== red ==
// microprocessor
module microprocessor #(parameter N = 8, ROM_addressBits = 6, RF_addressBits = 3) (
  input  logic                           clk             ,
  input  logic                           rst_n           ,
  input  logic [ 3+2*(RF_addressBits):0] ROM_data        ,
  input  logic [                  N-1:0] SRAM_data       ,
  output logic                           overflowPC      ,
  output logic                           ROM_readEnable  ,
  output logic                           SRAM_readEnable ,
  output logic                           SRAM_writeEnable,
  output logic [    ROM_addressBits-1:0] ROM_address     ,
  output logic [(2**RF_addressBits)-1:0] SRAM_address    ,
  output logic [                  N-1:0] SRAM_data_in
);
  logic RF_selectDestA, RF_selectDestB, RF_writeEnable;
  logic [1:0] RF_selectSource;
  logic [RF_addressBits-1:0] RF_writeAddress, RF_readAddressA, RF_readAddressB;
  logic [N-1:0] RF_AluRes, RF_Im, RF_destAluA, RF_destAluB;
  RF #(.N(N), .addressBits(RF_addressBits)) rf (
    clk,
    rst_n,
    RF_selectDestA,
    RF_selectDestB,
    RF_selectSource,
    RF_writeAddress,
    RF_writeEnable,
    RF_readAddressA,
    RF_readAddressB,
    RF_AluRes, SRAM_data, RF_Im,
    RF_destAluA, SRAM_data_in, RF_destAluB, SRAM_address);
  logic ALU_rst, ALU_en;
  logic [2:0] ALU_OP, ALU_ONZ;
  ALU #(N) alu (
    clk,
    rst_n,
    ALU_rst,
    ALU_en,
    ALU_OP,
    RF_destAluA,
    RF_destAluB,
    ALU_ONZ,
    RF_AluRes
  );
  ...
Size: roughly 1200 cells after synthesis, roughly 46 I/O pins.
Settings: LEC_CHECK=0, ABC_AREA=1, CAP_MARGIN=20, CELL_PAD_IN_SITES_DETAIL_PLACEMENT=0, CORE_MARGIN=2, CORE_UTILIZATION=70, CTS_CLUSTER_DIAMETER=43, CTS_CLUSTER_SIZE=20, SETUP_SLACK_MARGIN=1.21, SLEW_MARGIN=20; clock period 4.94 ns.
run.sh (not shown) runs the stock make flow with config.mk's settings and CLKGATE_MAP_FILE=.
No final results exist for red, since it was stopped by error DPL-0038 during 5_1_grt.
Setup changes, red to blue
- a change of CTS_CLUSTER_SIZE from 20 to 14
- a change of CORE_UTILIZATION from 70 to 72
- an added PLACE_DENSITY_LB_ADDON of 0.13
- a change of CTS_CLUSTER_DIAMETER from 43 to 207
- a deleted SETUP_SLACK_MARGIN that had been 1.21
- a change of the clock period (ns, I/O delays scaled along) from 4.94 to 4.9
==> comparison <==
Tool error DPL-0038 stopped red during 5_1_grt; no final results.
blue finished all stages; the layout is clean.
The final RePlAce weighted congestion in blue sits about 3.4% above the value recorded for red.
Changes observed in blue relative to red: placeable core area decreased by 1.7% relative to the old numbers, die area decreased by about 2.7% relative to the old numbers, post-place setup slack decreased by 120 ps relative to the old numbers.
Number of placed instances with taps included grows slightly when moving from red to blue.
Area fraction in compound gates came out exactly the same in blue and red.
Height of the chip ended up about 1.3% lower on blue than on red.
Reported for blue and red, post-synth design cell area turned out identical to the last digit.
Comparing red against blue, there is no change at all in net count entering floorplan.
### blue -> green
- a deleted PLACE_DENSITY_LB_ADDON that had been 0.13
- a deleted CELL_PAD_IN_SITES_DETAIL_PLACEMENT that had been 0
- a deleted ABC_AREA that had been 1
- a deleted CTS_CLUSTER_SIZE that had been 14
- a deleted CTS_CLUSTER_DIAMETER that had been 207
- a change of CORE_UTILIZATION from 72 to 40
- a change of the clock period (ns, I/O delays scaled along) from 4.9 to 6.0
==> results <==
Going from blue to green, total length of routed met2 wires moved up; worst slew slack as a fraction of its limit decreased 2.9 points; average cell area after synthesis +11%; number of logic inverters in the finished layout lost about 80%; layout overhead on the synthesized area fell 3.8 points.
Setup changes, green to orange
- putting CELL_PAD_IN_SITES_DETAIL_PLACEMENT at 1 where nothing was set
- swapping 20 for 35 in CAP_MARGIN
- putting CTS_CLUSTER_DIAMETER at 391 where nothing was set
Notes after the runs:
The time the final worst path needs with I/O delays and setup in orange sits 47 ps below the value recorded for green. [compare] base=green new=orange: power share of the clock group shows a reduction of 1.6 points, flip-flop count shows no meaningful change, slack of the worst reg-to-reg path shows a reduction of 100 ps, final number of setup-violating endpoints shows no meaningful change, wire length shows an increase of 9.4%. met2 demand-to-capacity share in global routing in orange is 5.2 points higher than in green. Comparing orange with green, the post-route standard cell area excluding fillers came out essentially unchanged. Between orange and green, the difference in portion of total power attributed to sequential cells is negligible. In orange relative to green, detailed-route wire length per cell had gone up by a little under 10%.

---

Starting RTL as in the previous note.
export LEC_CHECK = 0
export CAP_MARGIN = 20
export CELL_PAD_IN_SITES_DETAIL_PLACEMENT = 1
export CORE_MARGIN = 8
export CORE_UTILIZATION = 40
export CTS_CLUSTER_DIAMETER = 372
export CTS_CLUSTER_SIZE = 94
export HOLD_SLACK_MARGIN = -0.09
export PLACE_DENSITY_LB_ADDON = 0.01
export SLEW_MARGIN = 20
export TNS_END_PERCENT = 15
create_clock -name core_clock -period 6.0 [get_ports {clk}]
The first run ran to the end with no violations.
Next try:
--- a/flow/config.mk
+++ b/flow/config.mk
@@ -7,7 +7,9 @@
 export LEC_CHECK = 0
 export CAP_MARGIN = 20
-export CELL_PAD_IN_SITES_DETAIL_PLACEMENT = 1
+export CELL_PAD_IN_SITES_DETAIL_PLACEMENT = 0
+export CELL_PAD_IN_SITES_GLOBAL_PLACEMENT = 3
+export CORE_ASPECT_RATIO = 1.28
 export CORE_MARGIN = 8
-export CORE_UTILIZATION = 40
+export CORE_UTILIZATION = 34
 export CTS_CLUSTER_DIAMETER = 372
 export CTS_CLUSTER_SIZE = 94
What happened: The new run went through all stages and came out clean; wire length rose by a few percent; worst hold slack is better by 0.0088 ns; clock-buffer cell count drops by 1.
Next try:
==> flow/config.mk (replaced) <==
export PLATFORM = sky130hd
export DESIGN_NAME = microprocessor
export DESIGN_NICKNAME = microprocessor
export VERILOG_FILES = /design/flow/design.v
export SDC_FILE = /design/flow/constraint.sdc
export NUM_CORES = 4
export LEC_CHECK = 0
export CAP_MARGIN = 35
export CELL_PAD_IN_SITES_DETAIL_PLACEMENT = 2
export CORE_MARGIN = 2
export CORE_UTILIZATION = 40
export CTS_CLUSTER_DIAMETER = 391
export HOLD_SLACK_MARGIN = 0.24
export SETUP_SLACK_MARGIN = 0.8
export SLEW_MARGIN = 20
The new run reached the layout checks and failed them: setup timing.
Sequential share of layout area falls by 2.1 points.
Total power rises by about 24%.
Synthesized area is unchanged.
Cell area rises by about 9%.
Via count increases by 43%.
Clock-buffer cell count does not change.
Clock power rose by about 12%.
Die area decreases by 26%.
Hold slack improved by 0.081 ns.
Next try:
--- a/flow/config.mk
+++ b/flow/config.mk
@@ -6,9 +6,13 @@
 export NUM_CORES = 4
 export LEC_CHECK = 0
-export CAP_MARGIN = 35
+export CAP_MARGIN = 0
 export CELL_PAD_IN_SITES_DETAIL_PLACEMENT = 2
-export CORE_MARGIN = 2
+export CELL_PAD_IN_SITES_GLOBAL_PLACEMENT = 2
+export CORE_ASPECT_RATIO = 0.8
+export CORE_MARGIN = 7
 export CORE_UTILIZATION = 40
-export CTS_CLUSTER_DIAMETER = 391
+export CTS_CLUSTER_DIAMETER = 31
+export CTS_CLUSTER_SIZE = 97
+export GPL_TIMING_DRIVEN = 0
 export HOLD_SLACK_MARGIN = 0.24
 export SETUP_SLACK_MARGIN = 0.8
=>
- This time the run went through all stages and came out clean
- setup slack gets better by 0.60 ns
- fmax grows by 11%
- die area is higher by 14%
Next try:
==> flow/config.mk (replaced) <==
export PLATFORM = sky130hd
export DESIGN_NAME = microprocessor
export DESIGN_NICKNAME = microprocessor
export VERILOG_FILES = /design/flow/design.v
export SDC_FILE = /design/flow/constraint.sdc
export NUM_CORES = 4
export LEC_CHECK = 0
export CAP_MARGIN = 20
export CELL_PAD_IN_SITES_DETAIL_PLACEMENT = 1
export CORE_ASPECT_RATIO = 1.28
export CORE_MARGIN = 8
export CORE_UTILIZATION = 49
export CTS_CLUSTER_DIAMETER = 372
export CTS_CLUSTER_SIZE = 94
export HOLD_SLACK_MARGIN = -0.09
export PLACE_DENSITY_LB_ADDON = 0.12
export SLEW_MARGIN = 20
export TNS_END_PERCENT = 15
Effect: The new run completed without violations; core utilization is higher by 7.6 points; total power is lower by 8.4%; sequential share of layout area is higher by 1.4 points; wire length is lower by 25%; non-clock buffer count is lower by 22; critical path depth is lower by 7.

---

Setup of build 76:
microprocessor again, from the RTL that the note above started with.
clock: 5.86 ns
lec_check: 0
abc_area: 1
cap_margin: 20
cell_pad_in_sites_detail_placement: 0
core_margin: 2
core_utilization: 72
cts_cluster_diameter: 230
cts_cluster_size: 42
place_density: 0.64
setup_slack_margin: -0.26
slew_margin: 20
What build 46 does differently from build 76 at the input level:
# build 76
export LEC_CHECK = 0
export ABC_AREA = 1
export CAP_MARGIN = 20
export CELL_PAD_IN_SITES_DETAIL_PLACEMENT = 0
export CORE_MARGIN = 2
export CORE_UTILIZATION = 72
export CTS_CLUSTER_DIAMETER = 230
export CTS_CLUSTER_SIZE = 42
export PLACE_DENSITY = 0.64
export SETUP_SLACK_MARGIN = -0.26
export SLEW_MARGIN = 20
create_clock -name core_clock -period 5.86 [get_ports {clk}]
# build 46
export LEC_CHECK = 0
export ABC_AREA = 1
export CAP_MARGIN = 20
export CELL_PAD_IN_SITES_DETAIL_PLACEMENT = 0
export CORE_MARGIN = 2
export CORE_UTILIZATION = 71
export CTS_CLUSTER_DIAMETER = 230
export CTS_CLUSTER_SIZE = 42
export PLACE_DENSITY_LB_ADDON = 0.09
export SLEW_MARGIN = 20
create_clock -name core_clock -period 3.72 [get_ports {clk}]
- Build 76: done, clean on timing, DRC and antenna
- Status: build 46 FAILED at clock tree synthesis (tool error)
- Compared with build 76, overall die width in build 46 increased slightly.
- Compared with build 76, build 46 shows a lower pre-placement core utilization.
- Compared with build 76, build 46 shows number of cells in the design after placement that has gone up by more than 10%.
## Diff of input files: build 78 against build 46
# build 46
export LEC_CHECK = 0
export ABC_AREA = 1
export CAP_MARGIN = 20
export CELL_PAD_IN_SITES_DETAIL_PLACEMENT = 0
export CORE_MARGIN = 2
export CORE_UTILIZATION = 71
export CTS_CLUSTER_DIAMETER = 230
export CTS_CLUSTER_SIZE = 42
export PLACE_DENSITY_LB_ADDON = 0.09
export SLEW_MARGIN = 20
create_clock -name core_clock -period 3.72 [get_ports {clk}]
# build 78
export LEC_CHECK = 0
export CAP_MARGIN = 20
export CORE_MARGIN = 2
export CORE_UTILIZATION = 9
export SLEW_MARGIN = 20
create_clock -name core_clock -period 6.16 [get_ports {clk}]
--- outcome ---
Build 78: no failed stages, no open violations at the end
Relative to build 46, area of the placeable core has increased by about 700% in build 78.
The run showing the greater simple-gate share of the synthesized area is build 46.
In the tables for build 46 and build 78, number of cell rows reads lower with build 46.
Of build 46 and build 78, the higher number of nets produced by synthesis belongs to build 46.
Delta(fraction of the mapped netlist area in compound gates, build 78 - build 46) > 0
| synthesized instance count | higher: build 46 |
Taking build 46 as the reference point, the synthesized cell area of build 78 rises by 2.0%.
In build 78, the fraction of the yosys area taken by sequential cells came out 0.57 points below the value in build 46.
Die area ends up lower on build 46.
Build 46 -> build 78: yosys stat chip area increased slightly
For build 95, these inputs were changed with respect to build 78:
# build 78
export LEC_CHECK = 0
export CAP_MARGIN = 20
export CORE_MARGIN = 2
export CORE_UTILIZATION = 9
export SLEW_MARGIN = 20
create_clock -name core_clock -period 6.16 [get_ports {clk}]
# build 95
export LEC_CHECK = 0
export CAP_MARGIN = 20
export CORE_ASPECT_RATIO = 1.83
export CORE_MARGIN = 2
export CORE_UTILIZATION = 26
export PLACE_DENSITY_LB_ADDON = 0.14
export SLEW_MARGIN = 20
create_clock -name core_clock -period 6.0 [get_ports {clk}]
Findings:
Build 78 and build 95 all finish clean. When build 95 is measured against build 78, its met3 routing resource usage after global routing turns out 0.87 points higher. Build 95 vs build 78 — placed cell count dropped by more than a quarter. Die area went down by more than half going from build 78 to build 95. Cmp build 78 and build 95 / final cell count / higher: build 78. NOTE peak supply drop build 78->build 95 increased by more than a quarter.
#### Input delta (build 80 over build 95)
# build 95
export LEC_CHECK = 0
export CAP_MARGIN = 20
export CORE_ASPECT_RATIO = 1.83
export CORE_MARGIN = 2
export CORE_UTILIZATION = 26
export PLACE_DENSITY_LB_ADDON = 0.14
export SLEW_MARGIN = 20
create_clock -name core_clock -period 6.0 [get_ports {clk}]
# build 80
export LEC_CHECK = 0
export CAP_MARGIN = 20
export CELL_PAD_IN_SITES_DETAIL_PLACEMENT = 1
export CORE_ASPECT_RATIO = 1.83
export CORE_MARGIN = 2
export CORE_UTILIZATION = 26
export CTS_CLUSTER_SIZE = 76
export PLACE_DENSITY_LB_ADDON = 0.14
export SLEW_MARGIN = 40
create_clock -name core_clock -period 6.0 [get_ports {clk}]
==> comparison <==
On number of buffers other than clock buffers in the final layout: build 80 sits above build 95. Build 80 reached the final stage; the timing, DRC and antenna checks on its layout passed. Measured against each other, build 95 and build 80 differ in share of the clock period used by the worst path, the lower figure coming from build 80. Build 80 vs. build 95: number of resized instances in the post-cts repair step now smaller, filler cell count climbed 11%, average vias per placed instance up 0.13. Clock power share essentially unchanged between build 95 and build 80. Relative to build 95, wire length has increased by 4.7% in build 80. Between build 95 and build 80, the final cell count figures differ only marginally. Relative to build 95, global-route usage increased by 1.0 points in build 80. ROM_data[8] as the launch point of the critical path was reported by build 95, and ROM_data[9] by build 80.

---

== v31 ==
microprocessor again, from the RTL that the note above started with.
Design microprocessor, start of the top module:
module microprocessor #(parameter N = 8, ROM_addressBits = 6, RF_addressBits = 3) (
  input  logic                           clk             ,
  input  logic                           rst_n           ,
  input  logic [ 3+2*(RF_addressBits):0] ROM_data        ,
  input  logic [                  N-1:0] SRAM_data       ,
  output logic                           overflowPC      ,
  output logic                           ROM_readEnable  ,
  output logic                           SRAM_readEnable ,
  output logic                           SRAM_writeEnable,
  output logic [    ROM_addressBits-1:0] ROM_address     ,
  output logic [(2**RF_addressBits)-1:0] SRAM_address    ,
  output logic [                  N-1:0] SRAM_data_in
);
Settings: LEC_CHECK=0, ABC_AREA=1, CAP_MARGIN=20, CORE_MARGIN=2, CORE_UTILIZATION=72, CTS_CLUSTER_SIZE=85, PLACE_DENSITY_LB_ADDON=0.24, SETUP_SLACK_MARGIN=-0.13, SLEW_MARGIN=20; clock period 4.3 ns.
FAIL v31 @ global routing (5_1_grt): tool exited with error
Changes in v8 relative to v31:
- clearing SETUP_SLACK_MARGIN, which used to be -0.13
- clearing PLACE_DENSITY_LB_ADDON, which used to be 0.24
- swapping 72 for 65 in CORE_UTILIZATION
- clearing CTS_CLUSTER_SIZE, which used to be 85
- clearing ABC_AREA, which used to be 1
- swapping 4.3 for 5.85 in the clock period (ns, I/O delays scaled along)
### Flow results
v8 ran to completion and came out clean on the timing, DRC and antenna checks.
Of v8 and v31, the run reporting the lower area of the synthesized netlist per yosys stat was v31.
On xor-xnor portion of the synthesized cell area: between v8 and v31, it ends up higher for v8.
v31 → v8: height of the die rose by 6.1%, count of buffers added by post-CTS timing repair for setup decreased 4, die outline width +about 6%, setup slack after placement now sits higher, count of mapped cells out of synthesis fell 8.2%.
v31 → v8: mean post-synth cell area has increased, die outline area now sits higher.
v31 has higher number of instances in the placed design than v8.
diff inputs: v8 => v27
- changing CORE_UTILIZATION from 65 to 40
- setting TNS_END_PERCENT to 15 for the first time
- changing the clock period (ns, I/O delays scaled along) from 5.85 to 4.23
--- outcome ---
- To summarise v27: no stage aborted, but the layout did not pass its checks, failing on setup timing.
- v8: no failed stages, no open violations at the end
- On cell area: between v8 and v27, it ends up higher for v27.
- | die extent in x | higher: v27 |
- v27 reports its end point of the critical path as alu.ONZ[0] while v8 reports SRAM_data_in[4].
- Final setup violation count (lower): v8
- Between v27 and v8, it is v27 whose detailed-routing wirelength on met1 is higher, by about 30%.
- Area growth from synthesis to final layout delta for v27 relative to v8: 24 points higher
- v27 vs v8: final total negative setup slack down
- Per the comparison of v27 with v8, worst hold slack went up by 0.0050 ns; post-route non-filler standard cell count went up by 275; post-layout net count went up by 14%; relative contribution of combinational cells to total power went up by 4.5 points.
- v27 vs v8 — power rose about 50%.
Power figures rest on the tool's default switching activity, not on a simulated workload.
